==> run a: inputs <==
## CPUSystem
module CPUSystem(Clock, Reset, T, Mem_Address, Mem_WData, Mem_RData, Mem_Read, Mem_Write);
clock: 11.7 ns
lec_check: 0
cap_margin: 40
cell_pad_in_sites_global_placement: 1
core_margin: 7
core_utilization: 40
cts_cluster_diameter: 280
gpl_routability_driven: 0
gpl_timing_driven: 0
slew_margin: 40
run.sh (not shown) runs the stock make flow with config.mk's settings and CLKGATE_MAP_FILE=.
==> inputs of run b, as changes to run a <==
==> flow/config.mk (replaced) <==
export PLATFORM = sky130hd
export DESIGN_NAME = CPUSystem
export DESIGN_NICKNAME = CPUSystem
export VERILOG_FILES = /design/flow/design.v
export SDC_FILE = /design/flow/constraint.sdc
export NUM_CORES = 4
export LEC_CHECK = 0
export ABC_AREA = 1
export CAP_MARGIN = 0
export CORE_ASPECT_RATIO = 0.5
export CORE_MARGIN = 2
export CORE_UTILIZATION = 72
export CTS_CLUSTER_DIAMETER = 172
export CTS_CLUSTER_SIZE = 10
export PLACE_DENSITY = 0.39
export SLEW_MARGIN = 20
==> flow/constraint.sdc (replaced) <==
create_clock -name core_clock -period 4.38 [get_ports {Clock}]
set_input_delay 0.8760 -clock core_clock [delete_from_list [all_inputs] [get_ports {Clock}]]
set_output_delay 0.8760 -clock core_clock [all_outputs]
set_load 0.01 [all_outputs]
==> results <==
Run b never finished: it broke off in global routing (5_1_grt) (GRT-0232). Run a finished clean. Between run a and run b, the lower die size is in run b (gap 93%, measured against run b). In run a the synthesized area is higher than in run b, by about 0.34%. Synthesized cell count: run b is larger than run a (20%).
==> figures <==
Result of the run: run a complete, no violations; run b stopped before the end
Last stage reached: run a -; run b global routing (5_1_grt)
Sequential share of the synthesized area: run a 19.55%; run b 19.62%
Chip Height: run a 260.3 um; run b 133.6 um
Overall die area: run a 0.06776 sq mm; run b 0.03516 sq mm
And+or+nand+nor area frac: run a 27.15%; run b 37.22%
Average footprint of a synthesized cell: run a 6.774 sq um; run b 5.648 sq um
Area reported by Yosys stat: run a 0.02427 sq mm; run b 0.02418 sq mm
HPWL Detailed: run a 101,500 um; run b 80,190 um
Die W: run a 260.3 um; run b 263.2 um
Complex-gate fraction of the synthesized area: run a 33.76%; run b 25.03%
# Cells Yosys: run a 3,582; run b 4,282


==> run H <==
Starting RTL as in the previous note.
Settings: LEC_CHECK=0, ABC_AREA=1, CAP_MARGIN=20, CORE_ASPECT_RATIO=0.99, CORE_MARGIN=2, CORE_UTILIZATION=72, CTS_CLUSTER_DIAMETER=27, CTS_CLUSTER_SIZE=78, HOLD_SLACK_MARGIN=0.07, PLACE_DENSITY_LB_ADDON=0.19, SETUP_SLACK_MARGIN=1.55, SLEW_MARGIN=20; clock period 5.32 ns.
==> run Z: changes against run H <==
Settings changed: CORE_ASPECT_RATIO 0.99 to unset, CTS_CLUSTER_DIAMETER 27 to 46, CTS_CLUSTER_SIZE 78 to 31, HOLD_SLACK_MARGIN 0.07 to unset, PLACE_DENSITY set to 0.35, PLACE_DENSITY_LB_ADDON 0.19 to unset, SETUP_SLACK_MARGIN 1.55 to -0.72.
==> flow/constraint.sdc (replaced) <==
create_clock -name core_clock -period 10.6 [get_ports {Clock}]
set_input_delay 2.1200 -clock core_clock [delete_from_list [all_inputs] [get_ports {Clock}]]
set_output_delay 2.1200 -clock core_clock [all_outputs]
set_load 0.01 [all_outputs]
==> reports/metrics.cfg <==
[placement]
post-place-cells=4627
gp_congestion=1.121

[global_routing]
grt_overflow=0
use_met3_pct=14.77
track_usage_pct=52.65
use_met1_pct=66.78

[floorplan]
die_width_um=187.3
rows=67

[outcome]
status=timing/DRC/antenna clean

the above is filed under run Z

==> reports/metrics.cfg <==
[placement]
post-place-cells=4665

[outcome]
error_line=[ERROR GRT-0232] Routing congestion too high. Check the congestion heatmap in the GUI.
stop_stage=5_1_grt
status=stopped before the end

the above is filed under run H



==> inputs of branch xenon <==
Starting RTL as in the previous note.
Settings: LEC_CHECK=0, ABC_AREA=1, CAP_MARGIN=0, CORE_MARGIN=2, CORE_UTILIZATION=72, CTS_CLUSTER_DIAMETER=376, CTS_CLUSTER_SIZE=100, SETUP_SLACK_MARGIN=0.41, SLEW_MARGIN=20; clock period 5.11 ns.
==> branch umber (differences from branch xenon) <==
==> flow/config.mk (replaced) <==
export PLATFORM = sky130hd
export DESIGN_NAME = CPUSystem
export DESIGN_NICKNAME = CPUSystem
export VERILOG_FILES = /design/flow/design.v
export SDC_FILE = /design/flow/constraint.sdc
export NUM_CORES = 4
export LEC_CHECK = 0
export CAP_MARGIN = 20
export CORE_MARGIN = 2
export CORE_UTILIZATION = 72
export CTS_CLUSTER_DIAMETER = 46
export CTS_CLUSTER_SIZE = 31
export SETUP_SLACK_MARGIN = -0.72
export SLEW_MARGIN = 20
==> flow/constraint.sdc (replaced) <==
create_clock -name core_clock -period 11.6 [get_ports {Clock}]
set_input_delay 2.3200 -clock core_clock [delete_from_list [all_inputs] [get_ports {Clock}]]
set_output_delay 2.3200 -clock core_clock [all_outputs]
set_load 0.01 [all_outputs]
==> branch onyx (differences from branch xenon) <==
==> flow/config.mk (replaced) <==
export PLATFORM = sky130hd
export DESIGN_NAME = CPUSystem
export DESIGN_NICKNAME = CPUSystem
export VERILOG_FILES = /design/flow/design.v
export SDC_FILE = /design/flow/constraint.sdc
export NUM_CORES = 4
export LEC_CHECK = 0
export CAP_MARGIN = 20
export CORE_MARGIN = 2
export CORE_UTILIZATION = 66
export SETUP_SLACK_MARGIN = 1.14
export SLEW_MARGIN = 20
==> flow/constraint.sdc (replaced) <==
create_clock -name core_clock -period 7.83 [get_ports {Clock}]
set_input_delay 1.5660 -clock core_clock [delete_from_list [all_inputs] [get_ports {Clock}]]
set_output_delay 1.5660 -clock core_clock [all_outputs]
set_load 0.01 [all_outputs]
==> results <==
quantity	branch umber	branch xenon	branch onyx
Xor/xnor share	4.40%	1.38%	4.40%
Power attributed to sequential cells	0.997 mW	-	1.47 mW
Final standard cell count with taps included and fillers excluded	3,819	-	3,892
Switching power total	1.49 mW	-	2.19 mW
Final layout net count	3,426	-	3,481
Final Total Pwr	3.49 mW	-	5.25 mW
Synthesized instance count	3,582	4,282	3,582
Critical Path Source Type	flop	-	flop
Fin util	75.6%	-	71.9%
Actual transition at the worst max-transition pin	1.18 ns	-	1.19 ns
Max-area cell class	multi-input combinational cells	-	multi-input combinational cells
Setup slack of the most critical reg-to-reg path	4.46 ns	-	1.53 ns
Floorplan die height	188 um	187 um	196 um
Data required, critical path	9.28 ns	-	6.26 ns
Run status	finished clean	aborted with a tool error	finished clean
Last stage reached	-	5_1_grt	-
Total number of vias	29,696	-	29,622
HPWL Detailed	67,500 um	72,600 um	68,600 um
CTS Buf Count	31	6	29
Total buffers and inverters traversed by the critical path	3	-	4
Wire per inst	25.4 um	-	25.1 um
Setup Fix Bufs, Post-CTS	0	23	11
Cycle use final	79.8%	-	85.8%
Tap cell count	448	-	468
Worst Setup EP	Mem_WData[6]	-	Mem_WData[1]


==> run B: inputs <==
Starting RTL as in the previous note.
Settings: LEC_CHECK=0, CAP_MARGIN=20, CORE_MARGIN=2, CORE_UTILIZATION=72, CTS_CLUSTER_DIAMETER=47, CTS_CLUSTER_SIZE=31, PLACE_DENSITY_LB_ADDON=0.28, SETUP_SLACK_MARGIN=2.67, SLEW_MARGIN=20; clock period 14.4 ns.
==> run X (differences from run B) <==
Settings changed: CORE_UTILIZATION 72 to 57, CTS_CLUSTER_DIAMETER 47 to unset, CTS_CLUSTER_SIZE 31 to unset, PLACE_DENSITY_LB_ADDON 0.28 to unset.
==> flow/constraint.sdc (replaced) <==
create_clock -name core_clock -period 9.34 [get_ports {Clock}]
set_input_delay 1.8680 -clock core_clock [delete_from_list [all_inputs] [get_ports {Clock}]]
set_output_delay 1.8680 -clock core_clock [all_outputs]
set_load 0.01 [all_outputs]
==> run M (differences from run B) <==
Settings changed: ABC_AREA set to 1, CTS_CLUSTER_DIAMETER 47 to unset, CTS_CLUSTER_SIZE 31 to unset, PLACE_DENSITY_LB_ADDON 0.28 to 0.19, SETUP_SLACK_MARGIN 2.67 to unset.
==> flow/constraint.sdc (replaced) <==
create_clock -name core_clock -period 5.37 [get_ports {Clock}]
set_input_delay 1.0740 -clock core_clock [delete_from_list [all_inputs] [get_ports {Clock}]]
set_output_delay 1.0740 -clock core_clock [all_outputs]
set_load 0.01 [all_outputs]
==> results <==
| quantity | run M | run B | run X |
|---|---|---|---|
| Area fraction of clock buffers and clock inverters | 3.780% | 5.228% | 3.652% |
| Dpl cell area | 0.02550 mm2 | 0.02410 mm2 | 0.02428 mm2 |
| Via density per instance | 6.731 | 7.927 | 7.272 |
| First-pass detailed-route iteration total | 13 | 14 | 7 |
| Fin worst setup slack | -0.01672 ns | 4.697 ns | 2.486 ns |
| Gp weighted congestion | 1.151 | 1.093 | 1.034 |
| Vert. Die Dim | 187.3 um | 187.6 um | 210.3 um |
| Worst hold slack across all endpoints | 0.4618 ns | 0.4527 ns | 0.4642 ns |
| Number of filler instances in the final layout | 2535 | 2532 | 3916 |
| Critical Path Stages | 18 | 16 | 17 |
| Worst reg2reg path depth | 27 | 18 | 20 |
| DR WL met3 | 15940 um | 15820 um | 11310 um |
| Syn-to-layout area delta | 12.63% | 4.837% | 9.570% |
| Met1 layer wirelength in the final routing | 33920 um | 33480 um | 37830 um |
| Endpoint required time on the critical path | 4.30 ns | 11.52 ns | 7.47 ns |
| Run status | failed layout checks | finished clean | finished clean |
| Reasons for failing layout checks | setup timing | - | - |
| Tool warning count | 68 | 67 | 71 |
| Half-perimeter wire length after placement | 70970 um | 67480 um | 70510 um |
| Most frequent cell on the critical path | sky130_fd_sc_hd__nand3_1 | sky130_fd_sc_hd__o21ai_0 | - |
| Combined flip-flop and latch cell area | 0.004758 mm2 | 0.004753 mm2 | 0.004778 mm2 |
| Repair and plain buffers | 187 | 81 | 147 |
| Compound Share, Synth | 25.03% | 33.76% | 33.76% |
| Multi-input logic cell count | 3251 | 2879 | 2880 |


==> job 2130 <==
Starting RTL as in the previous note.
clock: 6.54 ns
lec_check: 0
cap_margin: 20
cell_pad_in_sites_detail_placement: 1
cell_pad_in_sites_global_placement: 3
core_aspect_ratio: 1.42
core_margin: 10
core_utilization: 56
cts_cluster_diameter: 68
gpl_timing_driven: 1
place_density_lb_addon: 0.03
setup_slack_margin: 1.62
slew_margin: 20
==> job 5689: changes against job 2130 <==
- CELL_PAD_IN_SITES_DETAIL_PLACEMENT: 1 -> unset
- CELL_PAD_IN_SITES_GLOBAL_PLACEMENT: 3 -> unset
- CORE_ASPECT_RATIO: 1.42 -> unset
- CORE_MARGIN: 10 -> 4
- CORE_UTILIZATION: 56 -> 40
- CTS_CLUSTER_DIAMETER: 68 -> unset
- GPL_TIMING_DRIVEN: 1 -> unset
- PLACE_DENSITY_LB_ADDON: 0.03 -> unset
- SETUP_SLACK_MARGIN: 1.62 -> unset
- SLEW_MARGIN: 20 -> 40
==> flow/constraint.sdc (replaced) <==
create_clock -name core_clock -period 11.7 [get_ports {Clock}]
set_input_delay 2.3400 -clock core_clock [delete_from_list [all_inputs] [get_ports {Clock}]]
set_output_delay 2.3400 -clock core_clock [all_outputs]
set_load 0.01 [all_outputs]
==> job 114: changes against job 2130 <==
- ABC_AREA: unset -> 1
- CELL_PAD_IN_SITES_DETAIL_PLACEMENT: 1 -> unset
- CELL_PAD_IN_SITES_GLOBAL_PLACEMENT: 3 -> unset
- CORE_ASPECT_RATIO: 1.42 -> unset
- CORE_MARGIN: 10 -> 2
- CORE_UTILIZATION: 56 -> 41
- CTS_CLUSTER_DIAMETER: 68 -> unset
- GPL_TIMING_DRIVEN: 1 -> unset
- PLACE_DENSITY_LB_ADDON: 0.03 -> 0.09
- SETUP_SLACK_MARGIN: 1.62 -> unset
==> flow/constraint.sdc (replaced) <==
create_clock -name core_clock -period 12.0 [get_ports {Clock}]
set_input_delay 2.4000 -clock core_clock [delete_from_list [all_inputs] [get_ports {Clock}]]
set_output_delay 2.4000 -clock core_clock [all_outputs]
set_load 0.01 [all_outputs]
==> qor summary <==
item	job 114	job 2130	job 5689
Outcome	finished clean	did not finish	finished clean
Stage where the flow stopped	-	global placement without I/O	-
Tap cell count	773	-	782
Post-Synth Simple-Gate Area	0.372	0.272	0.272
Mapped Nets	4,362	3,662	3,662
Class of the worst hold path	reg2reg	-	reg2reg
Hold worst-path end	q_Tout[5]	-	q_Tout[1]
Adder Area Share	0.0368	0.0367	0.0367
Worst hold slack across all endpoints	0.460 ns	-	0.465 ns
Yosys-reported design area after synthesis	24,200 µm²	24,300 µm²	24,300 µm²
Area fraction in xor and xnor cells	0.0138	0.0440	0.0440
Start-to-end type of the worst setup path	reg2out	-	reg2out
Share of total power in the clock network	0.197	-	0.296
Synthesized area	24,200 µm²	24,300 µm²	24,300 µm²
Number of cells on the critical path	24	-	16
Final Max Tran Viols	0	-	0
Share of synthesized area occupied by flip-flops and latches	0.196	0.196	0.196
Post-Route M1 WL	47,900 µm	-	40,500 µm
ClkCell Share	0.0411	-	0.0407


==> v15: inputs <==
Starting RTL as in the previous note.
Settings: LEC_CHECK=0, ABC_AREA=1, CAP_MARGIN=40, CELL_PAD_IN_SITES_DETAIL_PLACEMENT=1, CORE_ASPECT_RATIO=0.89, CORE_MARGIN=2, CORE_UTILIZATION=41, CTS_CLUSTER_DIAMETER=92, CTS_CLUSTER_SIZE=20, HOLD_SLACK_MARGIN=0.03, MAX_ROUTING_LAYER=met4, MIN_ROUTING_LAYER=met1, PLACE_DENSITY_LB_ADDON=0.09, SLEW_MARGIN=25; clock period 14.2 ns.
==> v31: changes against v15 <==
- ABC_AREA: 1 -> unset
- CAP_MARGIN: 40 -> 20
- CELL_PAD_IN_SITES_DETAIL_PLACEMENT: 1 -> unset
- CORE_ASPECT_RATIO: 0.89 -> unset
- CORE_UTILIZATION: 41 -> 72
- CTS_CLUSTER_DIAMETER: 92 -> 47
- CTS_CLUSTER_SIZE: 20 -> 31
- HOLD_SLACK_MARGIN: 0.03 -> unset
- MAX_ROUTING_LAYER: met4 -> unset
- MIN_ROUTING_LAYER: met1 -> unset
- PLACE_DENSITY: unset -> 0.64
- PLACE_DENSITY_LB_ADDON: 0.09 -> unset
- SETUP_SLACK_MARGIN: unset -> 2.67
- SLEW_MARGIN: 25 -> 20
==> flow/constraint.sdc (replaced) <==
create_clock -name core_clock -period 14.4 [get_ports {Clock}]
set_input_delay 2.8800 -clock core_clock [delete_from_list [all_inputs] [get_ports {Clock}]]
set_output_delay 2.8800 -clock core_clock [all_outputs]
set_load 0.01 [all_outputs]
==> v21: changes against v15 <==
- CAP_MARGIN: 40 -> 20
- CELL_PAD_IN_SITES_DETAIL_PLACEMENT: 1 -> unset
- CORE_ASPECT_RATIO: 0.89 -> unset
- CORE_UTILIZATION: 41 -> 72
- CTS_CLUSTER_DIAMETER: 92 -> unset
- CTS_CLUSTER_SIZE: 20 -> unset
- HOLD_SLACK_MARGIN: 0.03 -> unset
- MAX_ROUTING_LAYER: met4 -> unset
- MIN_ROUTING_LAYER: met1 -> unset
- PLACE_DENSITY_LB_ADDON: 0.09 -> 0.19
- SLEW_MARGIN: 25 -> 20
==> flow/constraint.sdc (replaced) <==
create_clock -name core_clock -period 5.32 [get_ports {Clock}]
set_input_delay 1.0640 -clock core_clock [delete_from_list [all_inputs] [get_ports {Clock}]]
set_output_delay 1.0640 -clock core_clock [all_outputs]
set_load 0.01 [all_outputs]
==> flow_metrics.py <==
# Synthesis and PnR figures
metrics = {
    "grt": {
        "grt_antenna_before_repair": 4,
    },
    "detailed_routing": {
        "highest_layer": "met5",
    },
    "finish": {
        "final-clk-cell-share_pct": 4.25,
        "buffers": 82,
    },
    "final_timing": {
        "slew_headroom_pct": 22.6,
    },
    "clocking": {
        "post_cts_buffers": 0,
    },
    "outcome": {
        "status": "timing/DRC/antenna clean",
    },
    "power": {
        "power_density_nw_per_um2": 112,
    },
}
Source of the figures above: v31

==> flow_metrics.py <==
# Synthesis and PnR figures
metrics = {
    "outcome": {
        "status": "timing/DRC/antenna clean",
    },
    "finish": {
        "nNetsFinal": 4304,
        "final-clk-cell-share_pct": 2.58,
        "buffers": 83,
    },
    "clocking": {
        "cts_tree": "done",
        "post_cts_buffers": 0,
    },
    "grt": {
        "grt_pass1_wl_um": 177000,
    },
    "synth": {
        "syn_area_um2": 24200,
    },
    "detailed_routing": {
        "wl_met2_um": 51400,
        "highest_layer": "met4",
    },
    "power": {
        "power_density_nw_per_um2": 165,
    },
    "final_timing": {
        "hold_viol": 0,
    },
}
Source of the figures above: v15

==> flow_metrics.py <==
# Synthesis and PnR figures
metrics = {
    "outcome": {
        "status": "finished with violations",
        "so_faults": "negative setup slack",
    },
    "power": {
        "power_density_nw_per_um2": 473,
        "swShare_pct": 52.9,
    },
    "detailed_routing": {
        "wl_met2_um": 40900,
        "highest_layer": "met5",
    },
    "clocking": {
        "post_cts_buffers": 30,
        "clock-sinks": 237,
    },
    "final_timing": {
        "slew_headroom_pct": 26.9,
        "setup_violations": 29,
        "fin_setup_tns_ns": -5.15,
        "tightest_slew_ns": 1.09,
        "setup_slack_ns": -0.801,
    },
    "finish": {
        "buffers": 234,
        "layout.nonclk_buf_share_pct": 6.81,
    },
    "grt": {
        "grt_antenna_before_repair": 11,
    },
}
Source of the figures above: v21

Power is estimated from default activity; no workload was simulated.
